==> run P <==
## smm
module smm(input clk, reset,
           input [7:0] readdata,
           output we, 
			  output [15:0] address,
			  output [7:0] writedata);
Settings: LEC_CHECK=0, CAP_MARGIN=20, CORE_MARGIN=2, CORE_UTILIZATION=72, CTS_CLUSTER_DIAMETER=397, CTS_CLUSTER_SIZE=99, PLACE_DENSITY=0.39, SETUP_SLACK_MARGIN=1.0, SLEW_MARGIN=20, TNS_END_PERCENT=5; clock period 3.41 ns.
run.sh (not shown) runs the stock make flow with config.mk's settings and CLKGATE_MAP_FILE=.
==> run G (differences from run P) <==
- ABC_AREA: unset -> 1
- CAP_MARGIN: 20 -> 10
- CTS_CLUSTER_DIAMETER: 397 -> unset
- CTS_CLUSTER_SIZE: 99 -> 34
- PLACE_DENSITY: 0.39 -> 0.6
- SETUP_SLACK_MARGIN: 1.0 -> -0.21
- TNS_END_PERCENT: 5 -> unset
==> flow/constraint.sdc (replaced) <==
create_clock -name core_clock -period 3.39 [get_ports {clk}]
set_input_delay 0.6780 -clock core_clock [delete_from_list [all_inputs] [get_ports {clk}]]
set_output_delay 0.6780 -clock core_clock [all_outputs]
set_load 0.01 [all_outputs]
==> impl_metrics.yaml <==
# implementation run metrics
logic_synthesis:
  ys_types: 44
  syn-cell-area_um2: 5010
  fa_ha_area_frac: 0.0855
  synth.most_common_cell: "nand2_1"
  top_cells_by_count: "nand2_1, inv_1, nor2_1"
  ys_sh_aoi: 0.123
outcome:
  tool.error: "[ERROR GRT-0116] Global routing finished with congestion. Check the congestion regions in the DRC Viewer."
  lastStage: "global routing"
  outcome: "stopped before the end"
place:
  dpl.hpwl_mm: 11.5
  globalplace.congestion: 0.959
floorplanning:
  rows: 30
  die-area_um2: 7640
That was run G.
==> impl_metrics.yaml <==
# implementation run metrics
floorplanning:
  rows: 29
  die-area_um2: 7390
outcome:
  lastStage: "clock tree synthesis"
  outcome: "stopped before the end"
  tool.error: "[ERROR DPL-0038] Utilization greater than 100%, impossible to legalize"
logic_synthesis:
  synth.most_common_cell: "dfrtp_1"
  syn-cell-area_um2: 4830
  fa_ha_area_frac: 0.0885
  ys_types: 63
  ys_sh_aoi: 0.172
place:
  dpl.hpwl_mm: 11.8
  globalplace.congestion: 1.20
That was run P.

---

==> inputs of run E <==
==> flow/design.v <==
module datapath(input clk, reset, weCU, buffIRCU, buffAHCU,
                input buffALCU, buffRCU, srcbmuxCU, adrmuxCU,
			       input [1:0] acmuxCU, pcmuxCU,
			       input [2:0] aluopCU,
			       input [7:0] memdata,
			       output [15:0] address,
			       output [7:0] writedata, instrCU,
			       output zeroCU);
wire [7:0]  adrHout, buffIRout, buffAHout, buffALout, srcbmuxout;
wire [7:0]  acout, acmuxout, rout, buffRout, aluout;
wire [15:0] pcout, pcaddout, mdaout, pcmuxout, adrmuxout;
flopr #(8) IR(clk, reset, buffIRout, instrCU);
flopr #(8) adrH(clk, reset, buffAHout, adrHout);
buff buffIR(clk, reset, memdata, buffIRCU, buffIRout);
buff buffadrH(clk, reset, memdata, buffAHCU, buffAHout);
buff buffadrL(clk, reset, memdata, buffALCU, buffALout);
mux3 #(8) acmux(aluout, memdata, rout, acmuxCU, acmuxout);
flopr #(8) AC(clk, reset, acmuxout, acout);
flopr #(8) R(clk, reset, buffRout, rout);
buff buffR(clk, reset, acout, buffRCU, buffRout);
mux2 #(8) srcbmux(rout, 8'b00000001, srcbmuxCU, srcbmuxout);
alu alu(acout, srcbmuxout, aluopCU, aluout, zeroCU);
flopr #(16) PC(clk, reset, pcmuxout, pcout);
mux3 #(16) pcmux(pcout, pcaddout, {adrHout, buffALout}, pcmuxCU, pcmuxout);
adder pcadder(pcout, 16'b000000000000001, pcaddout);
flopr #(16) MDA(clk, reset, {adrHout, buffALout}, mdaout);
mux2 #(16) addressmux(pcout, mdaout, adrmuxCU, adrmuxout);
assign address = adrmuxout;
assign writedata = aluout;
endmodule
module mux2 # (parameter WIDTH = 8)
(input  [WIDTH-1:0] a0, a1,
 input s,
 output [WIDTH-1:0] y);
  assign y = s ? a1 : a0;
endmodule
module mux3 # (parameter WIDTH = 8)
(input  [WIDTH-1:0] a0, a1, a2,
 input  [1:0] s,
 output [WIDTH-1:0] y);
  assign y = s[1] ? a2 : (s[0] ? a1 : a0); 
endmodule
module flopr # (parameter WIDTH = 8)
(input clk, reset,
 input [WIDTH-1:0] d,
 output reg [WIDTH-1:0] q);
 always @ (posedge clk, posedge reset)
   if (reset) q <= 0;
   else q <= d;
endmodule
module buff(input clk, reset, input[7:0] a, input s, output [7:0] y);
  reg [7:0] q;
  assign y = (s == 1) ? a : q;
  always @ (posedge clk, posedge reset)
    if (reset) q <= 0;
    else q <= y;
endmodule
module adder(input [15:0] a, b, output [15:0] y);
assign y = a + b;
endmodule
module alu (a, b, sel, out, zero);
    input [7:0] a,b;
    input [2:0] sel; 
    output reg [7:0] out;
    output reg zero;
    always @ (*) 
    begin 
        case(sel) 
		      3'b000:   
	begin
		out = a; 
		if (out == 0) zero = 1;  
		else zero = 0; 
          end
            3'b001:   
	begin
		out = a+b;  
		if (out == 0)
		 zero = 1;  
		else
		zero = 0;
          end     
            3'b010:   
	begin
		out = a-b;  
		if (out == 0) zero = 1;  
		else zero = 0;
          end 
            3'b011:   
	begin
		out = 0; 
		zero = 1;
          end
			   3'b100:   
	begin
		out = a & b; 
		if (out == 0)
		 zero = 1;  
		else
		zero = 0;
          end
		     3'b101:   
	begin
		out = a | b; 
		if (out == 0) zero = 1;  
		else zero = 0; 
          end
			  3'b110:   
	begin
		out = a ^ b; 
		if (out == 0) zero = 1;  
		else zero = 0; 
          end		 
			  3'b111:   
	begin
		out = ~a; 
		if (out == 0) zero = 1;  
		else zero = 0; 
          end
        endcase
    end
endmodule
module controller(input clk, reset, zflag, 
                  input [7:0] opcode, 
						output buffIR, buffAH, buffAL, buffR, srcbmux, adrmux, we,
			         output [1:0] pcmux, acmux, 
						output [2:0] aluop);
  maindec md(clk, reset, zflag, opcode, buffAL, buffR, buffIR, buffAH, srcbmux, adrmux, we, pcmux, acmux, aluop);
endmodule
module maindec(input clk, reset, zflag, 
               input [7:0] opcode, 
					output buffAL, buffR, buffIR, buffAH, srcbmux, adrmux, we,
			      output [1:0] pcmux, acmux,
					output [2:0] aluop);
  reg [13:0] controls;
  reg [3:0] state, nextstate;
  assign {buffAL, buffAH, buffIR, acmux, buffR, srcbmux, aluop, pcmux, adrmux, we} = controls;
  parameter fetch = 4'b0000;
  parameter decode = 4'b0001;
  parameter getah = 4'b0010;
  parameter getal = 4'b0011;
  parameter loaddata = 4'b0100;
  parameter storedata = 4'b0101;
  parameter jumpinstr = 4'b0110;
  parameter alu = 4'b0111;
  parameter r_to_ac = 4'b1000;
  parameter ac_to_r = 4'b1001;
  parameter ahfetch = 4'b1010;
  parameter pcinc = 4'b1011;
  parameter NOP = 8'h00;
  parameter LDAC = 8'h01;
  parameter STAC = 8'h02;
  parameter MVAC = 8'h03;
  parameter MOVR = 8'h04;
  parameter JUMP = 8'h05;
  parameter JMPZ = 8'h06;
  parameter JPNZ = 8'h07;
  parameter ADD = 8'h08;
  parameter SUB = 8'h09;
  parameter INAC = 8'h0A;
  parameter CLAC = 8'h0B;
  parameter AND = 8'h0C;
  parameter OR = 8'h0D;
  parameter XOR = 8'h0E;
  parameter NOT = 8'h0F;
  always @(posedge clk, posedge reset)
    if (reset)  state <= fetch;
	 else        state <= nextstate;
  always @(*)
  begin  
    case(state)
	   fetch: nextstate <= decode;
		decode: case(opcode)
		          NOP: nextstate <= pcinc;
					 LDAC: nextstate <= ahfetch;
					 STAC: nextstate <= ahfetch;
					 MVAC: nextstate <= ac_to_r;
					 MOVR: nextstate <= r_to_ac;
					 JUMP: nextstate <= ahfetch;
					 JMPZ: nextstate <= ahfetch;
					 JPNZ: nextstate <= ahfetch;
					 default: nextstate <= alu;
				 endcase
		 getah: nextstate <= getal;
		 getal: if (opcode == STAC)      nextstate <= storedata;
		        else if (opcode == LDAC) nextstate <= loaddata;
				  else if ((opcode == JMPZ) & ~zflag) nextstate <= pcinc;
				  else if ((opcode == JPNZ) & zflag)  nextstate <= pcinc;
				  else                     nextstate <= jumpinstr;
		 jumpinstr: nextstate <= fetch;
		 storedata: nextstate <= fetch;
		 loaddata: nextstate <= fetch;
		 ac_to_r: nextstate <= fetch;
		 r_to_ac: nextstate <= fetch;
		 alu: nextstate <= fetch;
		 ahfetch: nextstate <= getah;
		 pcinc: nextstate <= fetch;
		 default: nextstate <= fetch;
	 endcase
  end
  always @(*)
  begin
    case(state)
	   fetch: controls <= 14'b00100000000000;
		decode: controls <= 14'b00000000000000;
		getah: controls <= 14'b01000000000100;
		getal: controls <= 14'b10000000000000;
		storedata: controls <= 14'b00000000000111;
		loaddata: controls <=  14'b00001000000110;
		ac_to_r: controls <= 14'b00000100000100;
		r_to_ac: controls <= 14'b00010000000100;
		jumpinstr: controls <= 14'b00000000001010;
		ahfetch: controls <= 14'b00000000000100;
		pcinc: controls <= 14'b00000000000100;
		alu:
		begin
		  case(opcode)
		    ADD: controls <= 14'b00000000010100;
			 SUB: controls <= 14'b00000000100100;
			 INAC: controls <= 14'b00000010010100;
			 CLAC: controls <= 14'b00000000110100;
			 AND: controls <= 14'b00000001000100;
			 OR: controls <= 14'b00000001010100;
			 XOR: controls <= 14'b00000001100100;
			 NOT: controls <= 14'b00000001110100;
			 default: controls <= 14'b00000000000000;
		  endcase
		end
		default: controls <= 14'b00000000000000;
    endcase
  end
endmodule
module smm(input clk, reset,
           input [7:0] readdata,
           output we, 
			  output [15:0] address,
			  output [7:0] writedata);
wire buffR, buffIR, buffAH, mdamux, buffAL, adrmux, srcbmux;
wire [1:0] pcmux, acmux;
wire [2:0] aluop;
wire [15:0] addr;
wire [7:0] wdata, instr;
wire zero;
datapath dp(clk, reset, we, buffIR, buffAH, buffAL, buffR, srcbmux, adrmux, acmux, pcmux, aluop, readdata, addr, wdata, instr, zero);
controller cu(clk, reset, zero, instr, buffIR, buffAH, buffAL, buffR, srcbmux, adrmux, we, pcmux, acmux, aluop);
assign writedata = wdata;
assign address = addr;
endmodule
==> flow/run.sh <==
#!/bin/bash
# the make line also repeats each setting of config.mk as NAME=value (left out here)
make -C /OpenROAD-flow-scripts/flow DESIGN_CONFIG=/design/flow/config.mk WORK_HOME=/design/flow/orfs CLKGATE_MAP_FILE= finish
==> flow/config.mk <==
export PLATFORM = sky130hd
export DESIGN_NAME = smm
export DESIGN_NICKNAME = smm
export VERILOG_FILES = /design/flow/design.v
export SDC_FILE = /design/flow/constraint.sdc
export NUM_CORES = 4
export LEC_CHECK = 0
export CAP_MARGIN = 20
export CORE_MARGIN = 2
export CORE_UTILIZATION = 40
export PLACE_DENSITY = 0.6
export SLEW_MARGIN = 20
==> flow/constraint.sdc <==
create_clock -name core_clock -period 4.93 [get_ports {clk}]
set_input_delay 0.9860 -clock core_clock [delete_from_list [all_inputs] [get_ports {clk}]]
set_output_delay 0.9860 -clock core_clock [all_outputs]
set_load 0.01 [all_outputs]
==> run A: changes against run E <==
--- a/flow/config.mk
+++ b/flow/config.mk
@@ -8,5 +8,6 @@
 export CAP_MARGIN = 20
 export CORE_MARGIN = 2
-export CORE_UTILIZATION = 40
-export PLACE_DENSITY = 0.6
+export CORE_UTILIZATION = 72
+export CTS_CLUSTER_SIZE = 17
+export PLACE_DENSITY_LB_ADDON = 0.2
 export SLEW_MARGIN = 20
==> flow/constraint.sdc (replaced) <==
create_clock -name core_clock -period 3.22 [get_ports {clk}]
set_input_delay 0.6440 -clock core_clock [delete_from_list [all_inputs] [get_ports {clk}]]
set_output_delay 0.6440 -clock core_clock [all_outputs]
set_load 0.01 [all_outputs]
==> qor summary <==
Post-synth design cell area: run A 4830 sq um; run E 4830 sq um
Simple-gate share of the synthesized area: run A 0.188; run E 0.188
Placed wire-length estimate after detailed placement: run A 13400 um; run E 11200 um
Yosys synthesis warning count: run A 5; run E 5
Area leader share: run A 0.352; run E 0.352
Number of cell instances after yosys synthesis: run A 523; run E 523
Count of library flops with an enable pin: run A 0; run E 0
Ports: run A 35; run E 35
Fraction of synthesized area in multiplexers: run A 0.132; run E 0.132
Chip area: run A 7390 sq um; run E 13000 sq um
Synth top cell by count: run A dfrtp_1; run E dfrtp_1
Row count: run A 29; run E 40
Die boundary height: run A 85.9 um; run E 114 um
X dimension of the die: run A 85.9 um; run E 114 um
Core box area: run A 6420 sq um; run E 11900 sq um
Outcome: run A aborted with a tool error; run E complete, no violations
Stage where the flow stopped: run A clock tree synthesis (4_1_cts); run E -
Worst setup timing slack at the placement stage: run A -968 ps; run E -86.6 ps
Cell area reported after detailed placement: run A 6050 sq um; run E 5500 sq um
Fraction of the yosys area taken by sequential cells: run A 0.352; run E 0.352
Gp weighted congestion: run A 1.19; run E 0.965
Placed instance count: run A 719; run E 711
Initial standard-cell utilization of the core: run A 0.753; run E 0.406
Nets at Floorplan: run A 566; run E 566
